oak:
Design SCALER_TOPv2, start of the top module:
module SCALER_TOPv2(
		input clk33_i,
		input rst_i,
		input [16:0] scal_i,
		input [4:0] scal_addr_i,
		input scal_rd_i,
		output [15:0] scal_dat_o,
		output [15:0] refpulse_cnt_o
    );
clock: 4.4 ns
lec_check: 0
cap_margin: 20
core_margin: 2
core_utilization: 70
place_density: 0.6
setup_slack_margin: 1.13
slew_margin: 20
run.sh (not shown) runs the stock make flow with config.mk's settings and CLKGATE_MAP_FILE=.
What the final checks of oak revealed, after a flow that finished every stage, was a layout that fails on capacitance limit, slew limit.
Here is what was changed in the inputs of pine compared with oak.
--- a/flow/config.mk
+++ b/flow/config.mk
@@ -7,7 +7,10 @@
 export LEC_CHECK = 0
-export CAP_MARGIN = 20
+export ABC_AREA = 1
+export CAP_MARGIN = 0
 export CORE_MARGIN = 2
-export CORE_UTILIZATION = 70
-export PLACE_DENSITY = 0.6
-export SETUP_SLACK_MARGIN = 1.13
+export CORE_UTILIZATION = 40
+export GPL_ROUTABILITY_DRIVEN = 0
+export HOLD_SLACK_MARGIN = -0.02
+export MAX_ROUTING_LAYER = met4
+export PLACE_DENSITY_LB_ADDON = 0.16
 export SLEW_MARGIN = 20
==> flow/constraint.sdc <==
create_clock -name core_clock -period 10.0 [get_ports {clk33_i}]
set_input_delay 2.0000 -clock core_clock [delete_from_list [all_inputs] [get_ports {clk33_i}]]
set_output_delay 2.0000 -clock core_clock [all_outputs]
set_load 0.01 [all_outputs]
- Worst hold slack after final layout in pine is 0.014 ns below oak.
- The run showing the greater floorplan utilization is oak.
- pine reports its start point of the critical path as rst_i while oak reports scaler_bank.
- Re slew at the pin closest to its max-slew limit: pine is 0.92 ns down on oak.
- Per the final summary, pine finished and its layout is clean on timing, DRC and antenna.
- Per the comparison of pine with oak, setup slack higher, first-pass GRT wire length lower, routed wire length lower, post-synthesis chip area from yosys higher, total routed wire length on the met1 layer higher.
- Cmp pine vs oak: sequential group share of total power lower in pine
- Total power, pine vs oak: down by more than half
What birch does differently from pine at the input level:
==> flow/config.mk <==
export PLATFORM = sky130hd
export DESIGN_NAME = SCALER_TOPv2
export DESIGN_NICKNAME = SCALER_TOPv2
export VERILOG_FILES = /design/flow/design.v
export SDC_FILE = /design/flow/constraint.sdc
export NUM_CORES = 4
export LEC_CHECK = 0
export CAP_MARGIN = 20
export CORE_MARGIN = 2
export CORE_UTILIZATION = 70
export CTS_CLUSTER_DIAMETER = 29
export CTS_CLUSTER_SIZE = 37
export PLACE_DENSITY = 0.6
export SETUP_SLACK_MARGIN = 1.13
export SLEW_MARGIN = 20
==> flow/constraint.sdc <==
create_clock -name core_clock -period 3.81 [get_ports {clk33_i}]
set_input_delay 0.7620 -clock core_clock [delete_from_list [all_inputs] [get_ports {clk33_i}]]
set_output_delay 0.7620 -clock core_clock [all_outputs]
set_load 0.01 [all_outputs]
==> comparison <==
For birch, the flow was terminated by a tool error in clock tree synthesis (4_1_cts) and produced no final design. Compared with pine, in birch chip width has decreased; cell area after placement has decreased; compound-cell area share of the yosys netlist fell by 0.98 points; count of placed standard cells including taps decreased by about 37% relative to the old numbers; area inside the core boundary shrank by about 45%. birch vs pine: post-synthesis cell type count up in birch. Going from pine to birch, post-synthesis mux area share grows by 16 points. pine → birch: average size of a mapped cell went up 54%, chip area estimate from yosys synthesis went down about 3.3%, floorplan utilization went up 30 points.
Setup changes, birch to maple
--- a/flow/config.mk
+++ b/flow/config.mk
@@ -7,9 +7,8 @@
 export LEC_CHECK = 0
+export ABC_AREA = 1
 export CAP_MARGIN = 20
 export CORE_MARGIN = 2
-export CORE_UTILIZATION = 70
-export CTS_CLUSTER_DIAMETER = 29
-export CTS_CLUSTER_SIZE = 37
-export PLACE_DENSITY = 0.6
-export SETUP_SLACK_MARGIN = 1.13
+export CORE_UTILIZATION = 72
+export CTS_CLUSTER_SIZE = 44
+export PLACE_DENSITY_LB_ADDON = 0.08
 export SLEW_MARGIN = 20
==> flow/constraint.sdc <==
create_clock -name core_clock -period 3.03 [get_ports {clk33_i}]
set_input_delay 0.6060 -clock core_clock [delete_from_list [all_inputs] [get_ports {clk33_i}]]
set_output_delay 0.6060 -clock core_clock [all_outputs]
set_load 0.01 [all_outputs]
Results
[compare] base=birch new=maple: die area rose by about 0.55%; number of cells produced by synthesis rose by 5172; mux contribution to synthesized area fell by 16 points; horizontal die size stayed essentially flat; initial standard-cell utilization of the core rose by 2.2 points. maple -> stages 100% | layout checks FAIL | setup timing. A dominant kind of combinational cell of simple AND/OR/NAND/NOR gates is what maple shows, while multiplexers belongs to birch. From birch to maple the numbers moved as follows: area of placed instances grew by 3.5%; y dimension of the die held steady; area after synthesis grew by about 3.4%. Yosys chip area is higher on maple.
Inputs modified between maple and cedar:
--- a/flow/config.mk
+++ b/flow/config.mk
@@ -8,7 +8,11 @@
 export ABC_AREA = 1
-export CAP_MARGIN = 20
-export CORE_MARGIN = 2
-export CORE_UTILIZATION = 72
-export CTS_CLUSTER_SIZE = 44
-export PLACE_DENSITY_LB_ADDON = 0.08
-export SLEW_MARGIN = 20
+export CAP_MARGIN = 0
+export CELL_PAD_IN_SITES_GLOBAL_PLACEMENT = 1
+export CORE_MARGIN = 7
+export CORE_UTILIZATION = 40
+export CTS_CLUSTER_DIAMETER = 226
+export CTS_CLUSTER_SIZE = 12
+export GPL_ROUTABILITY_DRIVEN = 0
+export MAX_ROUTING_LAYER = met5
+export PLACE_DENSITY_LB_ADDON = 0.16
+export SLEW_MARGIN = 0
==> flow/constraint.sdc <==
create_clock -name core_clock -period 10.0 [get_ports {clk33_i}]
set_input_delay 2.0000 -clock core_clock [delete_from_list [all_inputs] [get_ports {clk33_i}]]
set_output_delay 2.0000 -clock core_clock [all_outputs]
set_load 0.01 [all_outputs]
[summary]
- Looking at the reports, cedar completed the entire flow and the layout it produced met the timing, design-rule and antenna checks.
- maple had finished all stages when the layout checks came back failing, citing setup timing.
- In the metrics for maple and cedar, the one carrying the lower setup slack is maple.
- cedar vs. maple: number of gates on the worst path with buffers counted decreased 7, site row count increased about 34%, number of global-route vias before repair decreased 14%.
- ~same multi-input gate area in the final layout in maple and cedar
- Changes observed in cedar relative to maple: utilization moved down; clock network fraction of design power moved down; non-clock buffer count fell by 60%.

* * *

Starting RTL as in the previous note.
==> flow/design.v (excerpt) <==
module SCALER_TOPv2(
		input clk33_i,
		input rst_i,
		input [16:0] scal_i,
		input [4:0] scal_addr_i,
		input scal_rd_i,
		output [15:0] scal_dat_o,
		output [15:0] refpulse_cnt_o
    );
export LEC_CHECK = 0
export CAP_MARGIN = 5
export CELL_PAD_IN_SITES_DETAIL_PLACEMENT = 0
export CELL_PAD_IN_SITES_GLOBAL_PLACEMENT = 0
export CORE_ASPECT_RATIO = 1.52
export CORE_MARGIN = 2
export CORE_UTILIZATION = 70
export CTS_CLUSTER_SIZE = 52
export GPL_TIMING_DRIVEN = 1
export MAX_ROUTING_LAYER = met4
export MIN_ROUTING_LAYER = met1
export PLACE_DENSITY_LB_ADDON = 0.17
export SETUP_SLACK_MARGIN = 1.08
export SLEW_MARGIN = 20
export TNS_END_PERCENT = 90
create_clock -name core_clock -period 3.81 [get_ports {clk33_i}]
The starting point never finished: it broke off in global routing (5_1_grt).
Change:
==> flow/config.mk (replaced) <==
export PLATFORM = sky130hd
export DESIGN_NAME = SCALER_TOPv2
export DESIGN_NICKNAME = SCALER_TOPv2
export VERILOG_FILES = /design/flow/design.v
export SDC_FILE = /design/flow/constraint.sdc
export NUM_CORES = 4
export LEC_CHECK = 0
export CAP_MARGIN = 20
export CORE_MARGIN = 2
export CORE_UTILIZATION = 40
export GPL_ROUTABILITY_DRIVEN = 0
export PLACE_DENSITY_LB_ADDON = 0.18
export SLEW_MARGIN = 20
==> flow/constraint.sdc (replaced) <==
create_clock -name core_clock -period 10.0 [get_ports {clk33_i}]
set_input_delay 2.0000 -clock core_clock [delete_from_list [all_inputs] [get_ports {clk33_i}]]
set_output_delay 2.0000 -clock core_clock [all_outputs]
set_load 0.01 [all_outputs]
The new run finished with timing, DRC and antenna clean.
Area after synthesis stays the same.
Die size is higher by 74%.
Synthesized cell count does not change.

* * *

Starting RTL as in the previous note.
## SCALER_TOPv2
module SCALER_TOPv2(
		input clk33_i,
		input rst_i,
		input [16:0] scal_i,
		input [4:0] scal_addr_i,
		input scal_rd_i,
		output [15:0] scal_dat_o,
		output [15:0] refpulse_cnt_o
    );
clock: 5.34 ns
lec_check: 0
cap_margin: 20
core_margin: 2
core_utilization: 36
place_density: 0.6
slew_margin: 20
Rerun with:
--- a/flow/config.mk
+++ b/flow/config.mk
@@ -7,0 +8 @@
+export ABC_AREA = 1
@@ -10,2 +11,5 @@
-export CORE_UTILIZATION = 36
-export PLACE_DENSITY = 0.6
+export CORE_UTILIZATION = 72
+export CTS_CLUSTER_DIAMETER = 393
+export CTS_CLUSTER_SIZE = 15
+export PLACE_DENSITY_LB_ADDON = 0.08
+export SETUP_SLACK_MARGIN = 0.49
==> flow/constraint.sdc (replaced) <==
create_clock -name core_clock -period 3.03 [get_ports {clk33_i}]
set_input_delay 0.6060 -clock core_clock [delete_from_list [all_inputs] [get_ports {clk33_i}]]
set_output_delay 0.6060 -clock core_clock [all_outputs]
set_load 0.01 [all_outputs]
After rerunning:
- The changed run went through all stages and came out clean
- register-to-register slack got worse by 250 ps
- wire length increases by 8.7%
- via count went up by 37%
- cell area went up by 0.73%
- clock-buffer cell count shrinks by 76
- combinational power rises by 150%
- global-route usage rises by 22 points
- final cell count is higher by 19%
- sequential power grows by 76%
Rerun with:
--- a/flow/config.mk
+++ b/flow/config.mk
@@ -8 +7,0 @@
-export ABC_AREA = 1
@@ -11,5 +10,2 @@
-export CORE_UTILIZATION = 72
-export CTS_CLUSTER_DIAMETER = 393
-export CTS_CLUSTER_SIZE = 15
-export PLACE_DENSITY_LB_ADDON = 0.08
-export SETUP_SLACK_MARGIN = 0.49
+export CORE_UTILIZATION = 40
+export PLACE_DENSITY = 0.6
==> flow/constraint.sdc (replaced) <==
create_clock -name core_clock -period 5.34 [get_ports {clk33_i}]
set_input_delay 1.0680 -clock core_clock [delete_from_list [all_inputs] [get_ports {clk33_i}]]
set_output_delay 1.0680 -clock core_clock [all_outputs]
set_load 0.01 [all_outputs]
Utilization shrinks by 35 points. Synthesized area shrinks by about 3.3%. Global-route usage shrinks by 19 points. Combinational power shrinks by 59%. Routed wire length shrinks by about 7%. Clock skew grows by 20 ps. Clock power shrinks by about 18%.
Rerun with:
--- a/flow/config.mk
+++ b/flow/config.mk
@@ -8,0 +9 @@
+export CELL_PAD_IN_SITES_GLOBAL_PLACEMENT = 3
@@ -11 +12,3 @@
-export PLACE_DENSITY = 0.6
+export GPL_ROUTABILITY_DRIVEN = 1
+export MIN_ROUTING_LAYER = met2
+export PLACE_DENSITY_LB_ADDON = 0.25
@@ -12,0 +16 @@
+export TNS_END_PERCENT = 50
==> flow/constraint.sdc (replaced) <==
create_clock -name core_clock -period 2.97 [get_ports {clk33_i}]
set_input_delay 0.5940 -clock core_clock [delete_from_list [all_inputs] [get_ports {clk33_i}]]
set_output_delay 0.5940 -clock core_clock [all_outputs]
set_load 0.01 [all_outputs]
The changed run completed and failed the layout checks on negative setup slack.
Maximum frequency increases by 49%.
Total power increases by 84%.
Routed wire length increases by 18%.
Final area increases by 4.9%.
Worst setup slack loses 840 ps.
Critical path depth increases by 4.
Die size does not change.
Hold slack loses 250 ps.

* * *

== run 4 ==
SCALER_TOPv2 again, from the RTL that the note above started with.
==> flow/config.mk <==
export PLATFORM = sky130hd
export DESIGN_NAME = SCALER_TOPv2
export DESIGN_NICKNAME = SCALER_TOPv2
export VERILOG_FILES = /design/flow/design.v
export SDC_FILE = /design/flow/constraint.sdc
export NUM_CORES = 4
export LEC_CHECK = 0
export CAP_MARGIN = 25
export CELL_PAD_IN_SITES_DETAIL_PLACEMENT = 0
export CELL_PAD_IN_SITES_GLOBAL_PLACEMENT = 3
export CORE_ASPECT_RATIO = 0.67
export CORE_MARGIN = 10
export CORE_UTILIZATION = 23
export CTS_CLUSTER_SIZE = 71
export GPL_ROUTABILITY_DRIVEN = 0
export GPL_TIMING_DRIVEN = 0
export HOLD_SLACK_MARGIN = 0.02
export MAX_ROUTING_LAYER = met5
export MIN_ROUTING_LAYER = met1
export PLACE_DENSITY_LB_ADDON = 0.25
export SLEW_MARGIN = 20
export TNS_END_PERCENT = 50
==> flow/constraint.sdc <==
create_clock -name core_clock -period 3.81 [get_ports {clk33_i}]
set_input_delay 0.7620 -clock core_clock [delete_from_list [all_inputs] [get_ports {clk33_i}]]
set_output_delay 0.7620 -clock core_clock [all_outputs]
set_load 0.01 [all_outputs]
STATUS run=run 4 STAGES=ALL_DONE FINAL_CHECKS=FAILED CAUSE=setup timing
For run 1, these inputs were changed with respect to run 4:
Settings: removing GPL_TIMING_DRIVEN (formerly 0); removing CELL_PAD_IN_SITES_DETAIL_PLACEMENT (formerly 0); removing MIN_ROUTING_LAYER (formerly met1); changing CORE_UTILIZATION from 23 to 68; changing CAP_MARGIN from 25 to 20; removing GPL_ROUTABILITY_DRIVEN (formerly 0); removing CELL_PAD_IN_SITES_GLOBAL_PLACEMENT (formerly 3); removing CORE_ASPECT_RATIO (formerly 0.67); changing CTS_CLUSTER_SIZE from 71 to 34; removing HOLD_SLACK_MARGIN (formerly 0.02); removing MAX_ROUTING_LAYER (formerly met5); removing TNS_END_PERCENT (formerly 50); changing CORE_MARGIN from 10 to 2; setting SETUP_SLACK_MARGIN to 0.9 for the first time; removing PLACE_DENSITY_LB_ADDON (formerly 0.25); changing the clock period (ns, I/O delays scaled along) from 3.81 to 3.9.
Run 1 finished every stage and its layout cleared the timing, design-rule and antenna checks. Ran to the end and failed final checks on setup timing: run 4. On clock insertion delay at the later pin of the skew report: run 1 sits below run 4. Looking at worst-case reg-to-reg path depth, run 1 sits 3 higher than run 4 does. Global-route usage: run 1 vs run 4 up 24 points. Cmp run 1 and run 4 / area of placed instances / lower: run 1. Diff run 4 -> run 1: total length of routed wires has decreased, cell area has decreased, static leakage has decreased, wire length of the first global-routing pass has decreased.

* * *

SCALER_TOPv2 again, from the RTL that the note above started with.
## SCALER_TOPv2
module SCALER_TOPv2(
		input clk33_i,
		input rst_i,
		input [16:0] scal_i,
		input [4:0] scal_addr_i,
		input scal_rd_i,
		output [15:0] scal_dat_o,
		output [15:0] refpulse_cnt_o
    );
	wire update_scalers;
	SCALER_CLOCK_v2 u_clk(.clk33_i(clk33_i),
								 .rst_i(rst_i),
								 .khz_clk_o(update_scalers));
	wire [15:0] scaler_data_out[31:0];
	reg [1:0] ref_pulse_reg;
	reg [15:0] ref_pulse_counter;
	reg [15:0] ref_pulse_count;
	reg [15:0] gated_scaler;
	wire [15:0] ref_pulse_in = {16{scal_i[0]}};
	always @(posedge clk33_i) begin
		if (rst_i) begin
			gated_scaler <= {16{1'b0}};
			ref_pulse_reg <= {2{1'b0}};
			ref_pulse_counter <= {16{1'b0}};
			ref_pulse_count <= {16{1'b0}};
		end else begin
			gated_scaler <= ref_pulse_in & scal_i[16:1];
			ref_pulse_reg <= {ref_pulse_reg[0],scal_i[0]};
			if (update_scalers) ref_pulse_counter <= {16{1'b0}};
			else if (ref_pulse_reg[0] && !ref_pulse_reg[1]) ref_pulse_counter <= ref_pulse_counter + 1;
			if (update_scalers) ref_pulse_count <= ref_pulse_counter;
		end
	end
	generate
		genvar trig, ant;
		for (trig=0;trig<4;trig=trig+1) begin : L1
			ANITA3_scaler #(.WIDTH(16),.PRESCALE(0)) u_l1_scaler(.clk_i(clk33_i),
																				  .rst_i(rst_i),
																				  .pps_i(update_scalers),
																				  .count_i(scal_i[1+trig]),
  ...
make LEC_CHECK=0 CAP_MARGIN=20 CORE_MARGIN=2 CORE_UTILIZATION=57 SETUP_SLACK_MARGIN=-0.65 SLEW_MARGIN=20 finish   # period 6.8 ns
Change:
--- a/flow/config.mk
+++ b/flow/config.mk
@@ -9,3 +9,5 @@
 export CORE_MARGIN = 2
-export CORE_UTILIZATION = 57
+export CORE_UTILIZATION = 65
+export CTS_CLUSTER_SIZE = 74
+export MAX_ROUTING_LAYER = met4
 export SETUP_SLACK_MARGIN = -0.65
Outcome: Cell count drops by 3.1%; cell area drops by 0.54%; power drops by 1.1%.
Change:
==> flow/config.mk (replaced) <==
export PLATFORM = sky130hd
export DESIGN_NAME = SCALER_TOPv2
export DESIGN_NICKNAME = SCALER_TOPv2
export VERILOG_FILES = /design/flow/design.v
export SDC_FILE = /design/flow/constraint.sdc
export NUM_CORES = 4
export LEC_CHECK = 0
export CAP_MARGIN = 5
export CELL_PAD_IN_SITES_DETAIL_PLACEMENT = 0
export CELL_PAD_IN_SITES_GLOBAL_PLACEMENT = 0
export CORE_ASPECT_RATIO = 1.52
export CORE_MARGIN = 5
export CORE_UTILIZATION = 70
export CTS_CLUSTER_SIZE = 52
export GPL_TIMING_DRIVEN = 1
export MAX_ROUTING_LAYER = met4
export MIN_ROUTING_LAYER = met1
export SETUP_SLACK_MARGIN = 0.93
export SLEW_MARGIN = 20
export TNS_END_PERCENT = 90
==> flow/constraint.sdc (replaced) <==
create_clock -name core_clock -period 3.81 [get_ports {clk33_i}]
set_input_delay 0.7620 -clock core_clock [delete_from_list [all_inputs] [get_ports {clk33_i}]]
set_output_delay 0.7620 -clock core_clock [all_outputs]
set_load 0.01 [all_outputs]
- The changed run stopped in 5_1_grt (ODB-0269)
- area after synthesis stays the same
- die area goes down by 4.4%
- synthesized cell count is unchanged
Change:
--- a/flow/config.mk
+++ b/flow/config.mk
@@ -7,3 +7,4 @@
 export LEC_CHECK = 0
-export CAP_MARGIN = 5
+export ABC_AREA = 1
+export CAP_MARGIN = 0
 export CELL_PAD_IN_SITES_DETAIL_PLACEMENT = 0
@@ -11,4 +12,4 @@
 export CORE_ASPECT_RATIO = 1.52
-export CORE_MARGIN = 5
-export CORE_UTILIZATION = 70
+export CORE_MARGIN = 2
+export CORE_UTILIZATION = 68
 export CTS_CLUSTER_SIZE = 52
@@ -17,4 +18,4 @@
 export MIN_ROUTING_LAYER = met1
-export SETUP_SLACK_MARGIN = 0.93
-export SLEW_MARGIN = 20
+export SETUP_SLACK_MARGIN = 1.08
+export SLEW_MARGIN = 5
 export TNS_END_PERCENT = 90
==> flow/constraint.sdc (replaced) <==
create_clock -name core_clock -period 4.64 [get_ports {clk33_i}]
set_input_delay 0.9280 -clock core_clock [delete_from_list [all_inputs] [get_ports {clk33_i}]]
set_output_delay 0.9280 -clock core_clock [all_outputs]
set_load 0.01 [all_outputs]
Now the flow finished clean. Area after synthesis rises by 3.4%. Die size rises by about 3.5%. Synthesized cell count rises by 59%.
Power and IR drop assume default switching activity.
